== wip/yarrow ==
## AYUMU
module AYUMU(
	input CLK,
	input RST,
	input [31:0] INPUT,
	output [31:0] OUTPUT,
	output [15:0] IADDR,
	input [15:0] IDATA
);
==> flow/config.mk <==
export PLATFORM = sky130hd
export DESIGN_NAME = AYUMU
export DESIGN_NICKNAME = AYUMU
export VERILOG_FILES = /design/flow/design.v
export SDC_FILE = /design/flow/constraint.sdc
export NUM_CORES = 4
export LEC_CHECK = 0
export CAP_MARGIN = 20
export CELL_PAD_IN_SITES_DETAIL_PLACEMENT = 1
export CORE_MARGIN = 2
export CORE_UTILIZATION = 64
export CTS_CLUSTER_SIZE = 58
export MAX_ROUTING_LAYER = met5
export MIN_ROUTING_LAYER = met1
export PLACE_DENSITY_LB_ADDON = 0.27
export SETUP_SLACK_MARGIN = 1.02
export SLEW_MARGIN = 40
export TNS_END_PERCENT = 100
==> flow/constraint.sdc <==
create_clock -name core_clock -period 4.3 [get_ports {CLK}]
set_input_delay 0.8600 -clock core_clock [delete_from_list [all_inputs] [get_ports {CLK}]]
set_output_delay 0.8600 -clock core_clock [all_outputs]
set_load 0.01 [all_outputs]
run.sh (not shown) runs the stock make flow with config.mk's settings and CLKGATE_MAP_FILE=.
wip/yarrow failed in global routing with GRT-0232.
Input changes introduced in wip/nickel (baseline for comparison: wip/yarrow):
Settings: an added ABC_AREA of 1; a deleted CELL_PAD_IN_SITES_DETAIL_PLACEMENT that had been 1; a change of CORE_UTILIZATION from 64 to 60; a change of CTS_CLUSTER_SIZE from 58 to 97; a deleted TNS_END_PERCENT that had been 100; a change of SLEW_MARGIN from 40 to 20; a deleted PLACE_DENSITY_LB_ADDON that had been 0.27; a deleted SETUP_SLACK_MARGIN that had been 1.02; a deleted MAX_ROUTING_LAYER that had been met5; a deleted MIN_ROUTING_LAYER that had been met1; a change of the clock period (ns, I/O delays scaled along) from 4.3 to 6.11.
## What came out
A top logic cell family in the synthesized netlist of simple AND/OR/NAND/NOR gates is what wip/nickel shows, while multiplexers belongs to wip/yarrow. wip/nickel: no failed stages, no open violations at the end. Placeable core area was lower in the run labelled wip/yarrow. The higher xor/xnor share of the synthesized area came out of wip/yarrow. Diff wip/yarrow -> wip/nickel | die area | up by a little under 10%. Synthesized chip area reported by yosys grows slightly when moving from wip/yarrow to wip/nickel.
Relative to wip/nickel, the following input files were edited for wip/zinc:
Settings: CTS_CLUSTER_SIZE no longer set, was 97; CORE_UTILIZATION now 72, was 60; CAP_MARGIN now 15, was 20; PLACE_DENSITY now 0.36, previously not set; CTS_CLUSTER_DIAMETER now 87, previously not set; the clock period (ns, I/O delays scaled along) now 7.69, was 6.11.
### Flow results
wip/nickel → wip/zinc: via count of the first global-routing pass shows an increase of 2420, final area shows a reduction of 1.5%.
Diff wip/nickel -> wip/zinc: via count normalized by instance count increased by about 6.5% relative to the old numbers, clock period minus worst slack saw an increase.
What wip/maple does differently from wip/zinc at the input level:
Settings: ABC_AREA no longer set, was 1; CAP_MARGIN now 20, was 15; PLACE_DENSITY no longer set, was 0.36; CORE_UTILIZATION now 12, was 72; CTS_CLUSTER_DIAMETER no longer set, was 87; the clock period (ns, I/O delays scaled along) now 14.9, was 7.69.
[summary]
wip/maple ran to completion and came out clean on the timing, design-rule and antenna checks.
wip/zinc: full flow OK, the timing, design-rule and antenna checks passed
The run showing the greater transition time of the tightest slew-check pin is wip/zinc.
Changes observed in wip/maple relative to wip/zinc: cell area after layout went up by 9.6%, setup slack grew by 5970 ps, last weighted congestion value of the routability-driven placer now smaller, total wire length lost 11%, instance count on the critical path now smaller.
Changes in wip/pepper relative to wip/maple:
Settings: an added GPL_ROUTABILITY_DRIVEN of 0; an added TNS_END_PERCENT of 60; a change of CORE_MARGIN from 2 to 5; a change of CORE_UTILIZATION from 12 to 46; a change of the clock period (ns, I/O delays scaled along) from 14.9 to 11.1.
==> results <==
- According to the power report, total power for wip/pepper is higher than for wip/maple.
- wip/pepper reports a lower placement row count than wip/maple does.
- From wip/maple to wip/pepper the numbers moved as follows: worst path arrival time grew by 520 ps; share of the clock period used by the worst path after layout shows an increase of 20 points; worst hold slack now larger.
- Per the comparison of wip/pepper with wip/maple, final standard cell utilization of the core saw an increase, final count of negative-setup-slack endpoints now sits at about the same level, logic area closely matched the old numbers.
- Between wip/pepper and wip/maple, the total met3 wirelength after detailed routing does not differ in any meaningful way.
- wip/pepper vs wip/maple, fraction of the core area occupied by cells at floorplan went up by 34 points.
- wip/pepper gives more final routed wirelength across all metal layers than wip/maple did.

red:
AYUMU again, from the RTL that the note above started with.
export LEC_CHECK = 0
export CAP_MARGIN = 20
export CORE_MARGIN = 2
export CORE_UTILIZATION = 40
export SLEW_MARGIN = 20
create_clock -name core_clock -period 4.61 [get_ports {CLK}]
For blue, these inputs were changed with respect to red:
- PLACE_DENSITY: unset -> 0.4
- CTS_CLUSTER_DIAMETER: unset -> 387
- CORE_UTILIZATION: 40 -> 72
- ABC_AREA: unset -> 1
- the clock period (ns, I/O delays scaled along): 4.61 -> 3.83
==> results <==
Although blue finished all stages, its layout failed final checks on negative setup slack. blue has critical path data required time below what red had. In blue relative to red, distinct cell type count after synthesis had gone down by more than a quarter. From red to blue the numbers moved as follows: sum of met2 wire segment lengths after detailed routing has increased, sequential power has increased.
> inputs changed (blue -> green)
- a deleted PLACE_DENSITY that had been 0.4
- a change of CORE_UTILIZATION from 72 to 22
- a deleted ABC_AREA that had been 1
- a deleted CTS_CLUSTER_DIAMETER that had been 387
- a change of the clock period (ns, I/O delays scaled along) from 3.83 to 11.1
Findings:
- green finished every step from synthesis to the final layout, and the layout passed the timing, design-rule and antenna checks.
- Compared with blue, in green fraction of power consumed by sequential logic increased 1.9 points, H-tree level count has increased, logic share of the area moved down, non-filler instance count after layout now larger, number of standard cells reported by yosys went down 4159.
- In green, starting density of the core is lower than in blue.
For orange, these inputs were changed with respect to green:
- an added CTS_CLUSTER_SIZE of 70
- a change of CORE_UTILIZATION from 22 to 40
- an added MAX_ROUTING_LAYER of met4
- a change of the clock period (ns, I/O delays scaled along) from 11.1 to 6.0
==> comparison <==
- The final instance area of orange was superior to that of green.
- Of the two values seen for end point of the critical path, ALU.RESULT[8] was produced by green and ALU.RESULT[6] by orange.
- Going from green to orange, the die area was shrunk.
- orange ends up with higher number of antenna diodes than green does.
- Of the two values seen for top layer used by detailed routing, met4 was produced by orange and met5 by green.
- orange vs green: highest attainable clock frequency up in orange
[inputs] purple vs orange
- MAX_ROUTING_LAYER: met4 -> unset
- CTS_CLUSTER_SIZE: 70 -> unset
- CORE_UTILIZATION: 40 -> 24
- the clock period (ns, I/O delays scaled along): 6.0 -> 6.9
[summary]
purple: flow completed, timing, DRC and antenna clean
purple ended up with buf_12 as its critical-path cell with the highest stage delay; orange ended up with edfxtp_1.
[purple vs orange] clock buffer and inverter area fraction after layout: lower in purple
purple: power density of the placed cells lower than orange
Compared orange against purple; multi-input logic area within noise.
Power figures rest on the tool's default switching activity, not on a simulated workload.
